==> inputs of 05-15 <==
==> flow/design.v <==
module finalproject(clk, rst, rows, LEDs, columns, signalout, ss1, ss2, ss3, ss4, ss5, ss6);
input [3:0] rows;  
input clk;  
input rst;  
output [9:0] LEDs;  
output [3:0] columns;  
output signalout;  
output [6:0] ss1, ss2, ss3, ss4, ss5, ss6;  
wire [31:0] countlow, counthigh;  
keypadwithtones kwt(.rows(rows), .clk(clk), .rst(rst), .LEDs(LEDs), .columns(columns), .countlow(countlow), .counthigh(counthigh));
rotatingdisplay rd(.clk(clk), .rst(rst), .ss1(ss1), .ss2(ss2), .ss3(ss3), .ss4(ss4), .ss5(ss5), .ss6(ss6));
toneprocessor tp(.clk(clk), .rst(rst), .countlow(countlow), .counthigh(counthigh), .signalout(signalout));
endmodule
module keypadwithtones(rows, clk, rst, LEDs, columns, countlow, counthigh);
input [3:0] rows; 
input clk;
input rst;
output [9:0] LEDs;
reg [9:0] LEDs;
output [3:0] columns;
reg [3:0] columns;
reg[2:0] progress, colprogress;   
reg [3:0] val1, val2;  
reg [15:0] button1, button2;  
reg [31:0] counter;  
output [31:0] countlow, counthigh;
reg [31:0] countlow, counthigh;
always @(posedge clk) begin  
if (rst) begin
LEDs = 10'b00_0000_0000;   
progress = 3'b000;  
colprogress = 3'b000;  
counter = 0;  
columns = 4'b1110;  
val1 = 4'b0000;
val2 = 4'b0000;
button1 = 16'h0000;
button2 = 16'h0000;
countlow = 1136;  
counthigh = 2272;
end else begin
case(progress) 
3'b000: begin  
case(columns)  
4'b1110: begin 
val1 = ~rows;  
button1 = val1;
columns = 4'b1101;  
end
4'b1101: begin
val1 = ~rows;  
button1 = button1 << 4;  
button1 = button1 + val1;  
columns = 4'b1011;  
end
4'b1011: begin 
val1 = ~rows;  
button1 = button1 << 4;  
button1 = button1 + val1;  
columns = 4'b0111;  
end
4'b0111: begin
val1 = ~rows;  
button1 = button1 << 4;  
button1 = button1 + val1;  
columns = 4'b1110;  
progress = 3'b001;  
end
endcase
end
3'b001: begin   
counter = counter + 1'b1;
if (counter >= 500) begin   
case(columns)  
4'b1110: begin
val2 = ~rows;
button2 = val2;
columns = 4'b1101;
end
4'b1101: begin
val2 = ~rows;
button2 = button2 << 4;
button2 = button2 + val2;
columns = 4'b1011;
end
4'b1011: begin
val2 = ~rows;
button2 = button2 << 4;
button2 = button2 + val2;
columns = 4'b0111;
end
4'b0111: begin
val2 = ~rows;
button2 = button2 << 4;
button2 = button2 + val2;
columns = 4'b1110;
counter = 0;
progress = 3'b010;
end
endcase
end
end
3'b010: begin   
if ((button1 == button2) && (button1 != 16'h0000)) begin  
case(button1)  
	16'h80: begin  
	countlow = 1136;
   counthigh = 2272;
	end
	16'h1: begin  
	LEDs = LEDs + 1'b1;
	countlow = 47755;
	counthigh = 95510;
	end
	16'h10: begin  
	LEDs = LEDs + 2'b10;
		countlow = 42565;
		counthigh = 85131;
	end
	16'h100: begin  
	LEDs = LEDs + 2'b11;
		countlow = 37921;
		counthigh = 75842;
	end
	16'h2: begin  
	LEDs = LEDs + 3'b100;
	countlow = 35803;
   counthigh = 71606;
	end
	16'h20: begin  
	LEDs = LEDs + 3'b101;
		countlow = 31888;
		counthigh = 63776;
	end
	16'h200: begin  
	LEDs = LEDs + 3'b110;
		countlow = 28409;
		counthigh = 56818;
	end
	16'h4: begin  
	LEDs = LEDs + 3'b111;
		countlow = 25390;
		counthigh = 50619;
	end
	16'h40: begin  
	LEDs = LEDs + 4'b1000;
		countlow = 23889;
		counthigh = 47778;
	end
	16'h400: begin  
	LEDs = LEDs + 4'b1001;
		countlow = 21282;
		counthigh = 42564;
	end
	16'h1000: begin  
	LEDs = LEDs + 4'b1010;
		countlow = 18960;
		counthigh = 37921;
	end
	16'h2000: begin  
	LEDs = LEDs + 4'b1011;
		countlow = 17896;
		counthigh = 35793;
	end
	16'h4000: begin  
	LEDs = LEDs + 4'b1100;
		countlow = 15943;
		counthigh = 31887;
	end
	16'h8000: begin  
	LEDs = LEDs + 4'b1101;
		countlow = 14204;
		counthigh = 28409;
	end
	16'h8: begin  
	LEDs = LEDs + 4'b1110;
		countlow = 12651;
		counthigh = 25303;
	end
	16'h800: begin  
	LEDs = LEDs + 4'b1111;
		countlow = 11944;
		counthigh = 23889;
	end
	endcase
progress = 3'b011;  
end else progress = 3'b000;  
end
3'b011: begin
counter = counter + 1'b1;
if (counter >= 5000) begin  
case(columns)  
4'b1110: begin
val2 = ~rows;
button2 = val2;
columns = 4'b1101;
end
4'b1101: begin
val2 = ~rows;
button2 = button2 << 4;
button2 = button2 + val2;
columns = 4'b1011;
end
4'b1011: begin
val2 = ~rows;
button2 = button2 << 4;
button2 = button2 + val2;
columns = 4'b0111;
end
4'b0111: begin
val2 = ~rows;
button2 = button2 << 4;
button2 = button2 + val2;
columns = 4'b1110;
counter = 0;
progress = 3'b100;
end
endcase
end
end
3'b100: begin
if (button2 == 16'h0000) begin  
progress = 3'b000;  
countlow = 1136;  
counthigh = 2272;
end else progress = 3'b011;  
end
endcase 
end
end
endmodule 
module toneprocessor(clk, rst, countlow, counthigh, signalout);
output signalout;
reg signalout;
input clk;
input rst;
input [31:0] countlow, counthigh;
reg [31:0] onesecond, mycounter;
reg [3:0] progress;
always@(posedge clk) begin
if (rst) begin
signalout=0;  
onesecond = 100000000;  
mycounter = 0;  
progress = 4'b0000;  
end else begin
case(progress)
default: begin              
			end
4'b0000: begin
	mycounter = mycounter + 1'b1;  
	if (mycounter < countlow) begin  
	signalout = 0;  
	end
	else begin
	progress = 4'b0001;  
	end
end
4'b0001: begin
	mycounter = mycounter + 1'b1;  
	if ((mycounter >= countlow) && (mycounter < counthigh)) begin 
	signalout = 1;  
	end
	else begin
	progress = 4'b0010;  
	end
end
4'b0010: begin
	mycounter = mycounter + 1'b1;  
	if (mycounter >= counthigh) begin  
	signalout = 0;  
	mycounter = 0;  
	end
	else begin
	progress = 4'b0000;  
	end
end
endcase
end
end
endmodule 
module rotatingdisplay(clk, rst, ss1, ss2, ss3, ss4, ss5, ss6);
input clk;  
input rst;
output reg [6:0] ss1, ss2, ss3, ss4, ss5, ss6;  
reg [31:0] counter;  
reg [6:0] g,e,r1,r2,i,f1,o,x,f2,a,l1,l2,two1,zero1,two2,zero2,start;  
always @(posedge clk) begin  
if (rst) begin
counter = 0;
start = 7'b0000000;
ss1 = 7'hFF;
ss2 = 7'hFF;
ss3 = 7'hFF;
ss4 = 7'hFF;
ss5 = 7'hFF;
ss6 = 7'hFF;
g = 7'b0010000;
e = 7'b0000110;
r1 = 7'b1001110;
r2 = 7'b1001110;
i = 7'b1111001;
f1 = 7'b0001110;
o = 7'b1000000;
x = 7'b0001001;
f2 = 7'b0001110;
a = 7'b0001000;
l1 = 7'b1000111;
l2 = 7'b1000111;
two1 = 7'b0100100;
zero1 = 7'b1000000;
two2 = 7'b0100100;
zero2 = 7'b1000000;
end else begin
counter = counter + 1'b1;
if (counter >= 50000) begin  
counter = 0;  
ss6 = ss5;
ss5 = ss4;
ss4 = ss3;
ss3 = ss2;
ss2 = ss1;
ss1 = g;  
start = g;
g = e;
e = r1;
r1 = r2;
r2 = i;
i = f1;
f1 = o;
o = x;
x = f2;
f2 = a;
a = l1;
l1 = l2;
l2 = two1;
two1 = zero1;
zero1 = two2;
two2 = zero2;
zero2 = start;
end
end
end
endmodule
==> flow/run.sh <==
#!/bin/bash
# the make line also repeats each setting of config.mk as NAME=value (left out here)
make -C /OpenROAD-flow-scripts/flow DESIGN_CONFIG=/design/flow/config.mk WORK_HOME=/design/flow/orfs CLKGATE_MAP_FILE= finish
==> flow/config.mk <==
export PLATFORM = sky130hd
export DESIGN_NAME = finalproject
export DESIGN_NICKNAME = finalproject
export VERILOG_FILES = /design/flow/design.v
export SDC_FILE = /design/flow/constraint.sdc
export NUM_CORES = 4
export LEC_CHECK = 0
export CAP_MARGIN = 20
export CORE_MARGIN = 2
export CORE_UTILIZATION = 40
export SETUP_SLACK_MARGIN = -0.19
export SLEW_MARGIN = 20
==> flow/constraint.sdc <==
create_clock -name core_clock -period 4.49 [get_ports {clk}]
set_input_delay 0.8980 -clock core_clock [delete_from_list [all_inputs] [get_ports {clk}]]
set_output_delay 0.8980 -clock core_clock [all_outputs]
set_load 0.01 [all_outputs]
==> 10-28: changes against 05-15 <==
ABC_AREA = 1   (was not set)
CORE_UTILIZATION = 70   (was 40)
SETUP_SLACK_MARGIN = not set   (was -0.19)
==> flow/constraint.sdc (replaced) <==
create_clock -name core_clock -period 2.54 [get_ports {clk}]
set_input_delay 0.5080 -clock core_clock [delete_from_list [all_inputs] [get_ports {clk}]]
set_output_delay 0.5080 -clock core_clock [all_outputs]
set_load 0.01 [all_outputs]
==> 06-03: changes against 05-15 <==
CORE_UTILIZATION = 66   (was 40)
SETUP_SLACK_MARGIN = not set   (was -0.19)
==> flow/constraint.sdc (replaced) <==
create_clock -name core_clock -period 3.32 [get_ports {clk}]
set_input_delay 0.6640 -clock core_clock [delete_from_list [all_inputs] [get_ports {clk}]]
set_output_delay 0.6640 -clock core_clock [all_outputs]
set_load 0.01 [all_outputs]
==> notes <==
06-03 finished with negative setup slack left. 10-28 never finished: it broke off in global routing (5_1_grt). 05-15 passed the timing, DRC and antenna checks.
Between 05-15 and 06-03, the lower clock power is in 05-15 (gap 20%, measured against 06-03).
In 05-15 the first-iteration DRC count is lower than in 06-03, by 23%.
Against 05-15, the final area of 06-03 is larger by about 7%.
Between 06-03 and 05-15, the lower wire length is in 05-15 (gap 5.4%, measured against 05-15).
Sequential cell count is the same in 06-03 and 05-15.
In 06-03 the register-to-register slack is worse than in 05-15, by 0.45 ns.
Area after synthesis is the same in 05-15 and 06-03.
Of 05-15 and 06-03, 06-03 has the higher via count (gap 5.8%, measured against 06-03).

---

==> 11-26 <==
RTL: the design.v shown in full above, as it stands there.
==> flow/config.mk <==
export PLATFORM = sky130hd
export DESIGN_NAME = finalproject
export DESIGN_NICKNAME = finalproject
export VERILOG_FILES = /design/flow/design.v
export SDC_FILE = /design/flow/constraint.sdc
export NUM_CORES = 4
export LEC_CHECK = 0
export CAP_MARGIN = 20
export CELL_PAD_IN_SITES_DETAIL_PLACEMENT = 2
export CELL_PAD_IN_SITES_GLOBAL_PLACEMENT = 1
export CORE_MARGIN = 5
export CORE_UTILIZATION = 18
export CTS_CLUSTER_SIZE = 36
export GPL_ROUTABILITY_DRIVEN = 0
export GPL_TIMING_DRIVEN = 0
export MAX_ROUTING_LAYER = met4
export PLACE_DENSITY_LB_ADDON = 0.03
export SLEW_MARGIN = 20
==> flow/constraint.sdc <==
create_clock -name core_clock -period 10.0 [get_ports {clk}]
set_input_delay 2.0000 -clock core_clock [delete_from_list [all_inputs] [get_ports {clk}]]
set_output_delay 2.0000 -clock core_clock [all_outputs]
set_load 0.01 [all_outputs]
run.sh (not shown) runs the stock make flow with config.mk's settings and CLKGATE_MAP_FILE=.
==> 01-14: changes against 11-26 <==
CELL_PAD_IN_SITES_DETAIL_PLACEMENT = unset   (was 2)
CELL_PAD_IN_SITES_GLOBAL_PLACEMENT = unset   (was 1)
CORE_MARGIN = 2   (was 5)
CORE_UTILIZATION = 72   (was 18)
CTS_CLUSTER_SIZE = 47   (was 36)
GPL_ROUTABILITY_DRIVEN = unset   (was 0)
GPL_TIMING_DRIVEN = unset   (was 0)
MAX_ROUTING_LAYER = unset   (was met4)
PLACE_DENSITY = 0.67   (was unset)
PLACE_DENSITY_LB_ADDON = unset   (was 0.03)
==> flow/constraint.sdc (replaced) <==
create_clock -name core_clock -period 3.23 [get_ports {clk}]
set_input_delay 0.6460 -clock core_clock [delete_from_list [all_inputs] [get_ports {clk}]]
set_output_delay 0.6460 -clock core_clock [all_outputs]
set_load 0.01 [all_outputs]
==> 10-01: changes against 11-26 <==
CELL_PAD_IN_SITES_DETAIL_PLACEMENT = unset   (was 2)
CELL_PAD_IN_SITES_GLOBAL_PLACEMENT = unset   (was 1)
CORE_MARGIN = 2   (was 5)
CORE_UTILIZATION = 70   (was 18)
GPL_ROUTABILITY_DRIVEN = unset   (was 0)
GPL_TIMING_DRIVEN = unset   (was 0)
MAX_ROUTING_LAYER = unset   (was met4)
PLACE_DENSITY_LB_ADDON = unset   (was 0.03)
SETUP_SLACK_MARGIN = 0.47   (was unset)
==> flow/constraint.sdc (replaced) <==
create_clock -name core_clock -period 3.32 [get_ports {clk}]
set_input_delay 0.6640 -clock core_clock [delete_from_list [all_inputs] [get_ports {clk}]]
set_output_delay 0.6640 -clock core_clock [all_outputs]
set_load 0.01 [all_outputs]
==> flow_summary.ini <==
; generated from flow reports
[outcome]
status = finished with violations
failed_checks = negative setup slack

[layout]
buffers = 246

[min_path]
hold_depth = 2

[timing]
timing.final.ws_setup_ns = -0.315
setup_viol = 36
fin_hold_ws_ns = 0.452
fin_skew_ns = 0.0278

[power_and_ir_drop]
switching_share_pct = 29.3
That was 01-14.
==> flow_summary.ini <==
; generated from flow reports
[layout]
seq_area_um2 = 6570
buffers = 200

[synthesis]
top_area_share_pct = 39.4
synth_area_per_cell_um2 = 8.26
synth.area.top_cells = dfxtp_1, mux2i_1, nor2_1, nand3_1, nand2_1

[grt]
overflow = 0

[route]
met3_length_mm = 1.92

[die]
io_pins = 63

[timing]
setup_viol = 0
fin_hold_ws_ns = 0.435
fin_skew_ns = 0.0387
timing.final.ws_setup_ns = 4.67

[power_and_ir_drop]
switching_share_pct = 30.6
seq_power_share_pct = 38.0

[min_path]
hold_depth = 2

[outcome]
status = finished clean
That was 11-26.
==> flow_summary.ini <==
; generated from flow reports
[synthesis]
top_cell = dfxtp_1
yosys.area_share.simple_pct = 24.9
synth_area_per_cell_um2 = 8.26
ys_ff = 328
yosys.stat.chipArea_um2 = 16600
synth-xor-area-share_pct = 5.89
synthAoiAreaFrac_pct = 14.7
yosysSeqAreaShare_pct = 39.4

[outcome]
status = did not finish
error = [ERROR DPL-0038] Utilization greater than 100%, impossible to legalize
outcome.stop_stage = global routing (5_1_grt)

[cts]
cts_resized = 120
htree_levels = 2
cts_hold_buf = 0

[die]
die_height_um = 158

[placed_design]
io_buffer_count = 62
That was 10-01.
No activity file was given, so power comes from the tool's default toggle rates.
